==> flow/design.v (excerpt) <==
module rrc_filter #(
	parameter WIDTH = 9
)(
	input logic clk,
	input logic rst,
	input logic signed [WIDTH-1:0] filter_in,
	output logic signed [WIDTH-1:0] filter_out
);
	logic signed [WIDTH-1:0] shift_reg_out [0:31];
	logic signed [2*WIDTH-1:0] mul_sum [0:32];
	logic signed [23:0] acc_sum;
	integer i;
	always @(posedge clk or posedge rst) begin
		if(rst) begin
			for(i = 0; i < 32; i=i+1) begin
				shift_reg_out[i] <= 9'b0;
			end
		end
		else begin
			shift_reg_out[0] <= filter_in;
			for(i = 0; i < 31; i=i+1) begin
				shift_reg_out[i+1] <= shift_reg_out[i];
			end
		end
	end
	multiplier_9b #(.WIDTH(9)) MUL0(.mul_in(filter_in), .coefficient(9'd0), .mul_out(mul_sum[0]));
	multiplier_9b #(.WIDTH(9)) MUL1(.mul_in(shift_reg_out[0]), .coefficient(-9'd1), .mul_out(mul_sum[1]));
	multiplier_9b #(.WIDTH(9)) MUL2(.mul_in(shift_reg_out[1]), .coefficient(9'd1),.mul_out(mul_sum[2]));
	multiplier_9b #(.WIDTH(9)) MUL3(.mul_in(shift_reg_out[2]), .coefficient(9'd0),.mul_out(mul_sum[3]));
	multiplier_9b #(.WIDTH(9)) MUL4(.mul_in(shift_reg_out[3]), .coefficient(-9'd1),.mul_out(mul_sum[4]));
	multiplier_9b #(.WIDTH(9)) MUL5(.mul_in(shift_reg_out[4]), .coefficient(9'd2),.mul_out(mul_sum[5]));
	multiplier_9b #(.WIDTH(9)) MUL6(.mul_in(shift_reg_out[5]), .coefficient(9'd0),.mul_out(mul_sum[6]));
	multiplier_9b #(.WIDTH(9)) MUL7(.mul_in(shift_reg_out[6]), .coefficient(-9'd2),.mul_out(mul_sum[7]));
	multiplier_9b #(.WIDTH(9)) MUL8(.mul_in(shift_reg_out[7]), .coefficient(9'd2),.mul_out(mul_sum[8]));
	multiplier_9b #(.WIDTH(9)) MUL9(.mul_in(shift_reg_out[8]), .coefficient(9'd0),.mul_out(mul_sum[9]));
	multiplier_9b #(.WIDTH(9)) MUL10(.mul_in(shift_reg_out[9]), .coefficient(-9'd6),.mul_out(mul_sum[10]));
  ...
Size in the first run: about 2200 cells after synthesis, ~20 I/O pins, roughly 25000 um2 of cells after synthesis.
==> flow/config.mk <==
export PLATFORM = sky130hd
export DESIGN_NAME = rrc_filter
export DESIGN_NICKNAME = rrc_filter
export VERILOG_FILES = /design/flow/design.v
export SDC_FILE = /design/flow/constraint.sdc
export NUM_CORES = 4
export LEC_CHECK = 0
export CAP_MARGIN = 20
export CELL_PAD_IN_SITES_DETAIL_PLACEMENT = 0
export CELL_PAD_IN_SITES_GLOBAL_PLACEMENT = 0
export CORE_ASPECT_RATIO = 1.04
export CORE_MARGIN = 8
export CORE_UTILIZATION = 58
export GPL_ROUTABILITY_DRIVEN = 0
export MAX_ROUTING_LAYER = met4
export PLACE_DENSITY = 0.42
export SETUP_SLACK_MARGIN = -0.59
export SLEW_MARGIN = 20
export TNS_END_PERCENT = 50
==> flow/constraint.sdc <==
create_clock -name core_clock -period 6.39 [get_ports {clk}]
set_input_delay 1.2780 -clock core_clock [delete_from_list [all_inputs] [get_ports {clk}]]
set_output_delay 1.2780 -clock core_clock [all_outputs]
set_load 0.01 [all_outputs]
run.sh (not shown) runs the stock make flow with config.mk's settings and CLKGATE_MAP_FILE=.
The first run completed and failed the layout checks on setup timing.
==> next run, changes <==
- CELL_PAD_IN_SITES_DETAIL_PLACEMENT: 0 -> default
- CELL_PAD_IN_SITES_GLOBAL_PLACEMENT: 0 -> default
- CORE_ASPECT_RATIO: 1.04 -> default
- CORE_MARGIN: 8 -> 2
- CORE_UTILIZATION: 58 -> 40
- GPL_ROUTABILITY_DRIVEN: 0 -> default
- MAX_ROUTING_LAYER: met4 -> default
- PLACE_DENSITY: 0.42 -> default
- SETUP_SLACK_MARGIN: -0.59 -> default
- TNS_END_PERCENT: 50 -> default
- clock period: 6.39 -> 10.2 ns (I/O delays scaled with it)
The new run went through all stages and came out clean.
Synthesized area stays the same.
Sequential cell count does not change.
Fmax decreases slightly.
==> next run, changes <==
- CAP_MARGIN: 20 -> 30
- GPL_TIMING_DRIVEN: default -> 0
- MAX_ROUTING_LAYER: default -> met4
- SLEW_MARGIN: 20 -> 0
- clock period: 10.2 -> 15.1 ns (I/O delays scaled with it)
The new run completed without violations.
Utilization came out lower by 1.7 points.
Non-clock buffer count came out lower by 46.
Design area came out lower by 3.6%.
Wire length came out lower by 5.1%.
Area after synthesis does not change.
==> next run, changes <==
- CAP_MARGIN: 30 -> 0
- CORE_MARGIN: 2 -> 7
- CTS_CLUSTER_DIAMETER: default -> 51
- MIN_ROUTING_LAYER: default -> met2
- PLACE_DENSITY: default -> 0.65
- clock period: 15.1 -> 7.0 ns (I/O delays scaled with it)
Effect: Now the flow finished but fails on setup timing; via count grows by 46%; cell count rose by about 2.3%; sequential share of layout area goes down by 1.6 points; global-route usage rises by 10 points; routed wire length increases by about 16%; fmax increases by 16%; worst setup slack gets worse by 6.5 ns; non-clock buffer count went up by 59; synthesized area stays the same.
==> next run, changes <==
- ABC_AREA: default -> 1
- CELL_PAD_IN_SITES_GLOBAL_PLACEMENT: default -> 1
- CORE_ASPECT_RATIO: default -> 0.59
- CORE_MARGIN: 7 -> 2
- SETUP_SLACK_MARGIN: default -> 1.0
=> The new run completed, yet does not pass: setup timing; clock skew is higher by 0.0068 ns; sequential share of layout area is lower by 0.46 points.
==> next run, changes <==
- CAP_MARGIN: 0 -> 20
- CELL_PAD_IN_SITES_GLOBAL_PLACEMENT: 1 -> 2
- CORE_ASPECT_RATIO: 0.59 -> 0.54
- CTS_CLUSTER_DIAMETER: 51 -> default
- CTS_CLUSTER_SIZE: default -> 31
- GPL_ROUTABILITY_DRIVEN: default -> 0
- GPL_TIMING_DRIVEN: 0 -> default
- MAX_ROUTING_LAYER: met4 -> default
- PLACE_DENSITY: 0.65 -> default
- SETUP_SLACK_MARGIN: 1.0 -> default
- SLEW_MARGIN: 0 -> 20
- clock period: 7.0 -> 10.5 ns (I/O delays scaled with it)
With this change the flow completed with no timing, DRC or antenna violations; hold slack gains 0.0091 ns; non-clock buffer count fell by 75; first-iteration DRC count drops by 12%; sequential share of layout area went up by 1.8 points; setup slack improves by 2.9 ns; critical path depth shrinks by 4; wire length rises by 8.3%; via count shrinks by 1.3%.
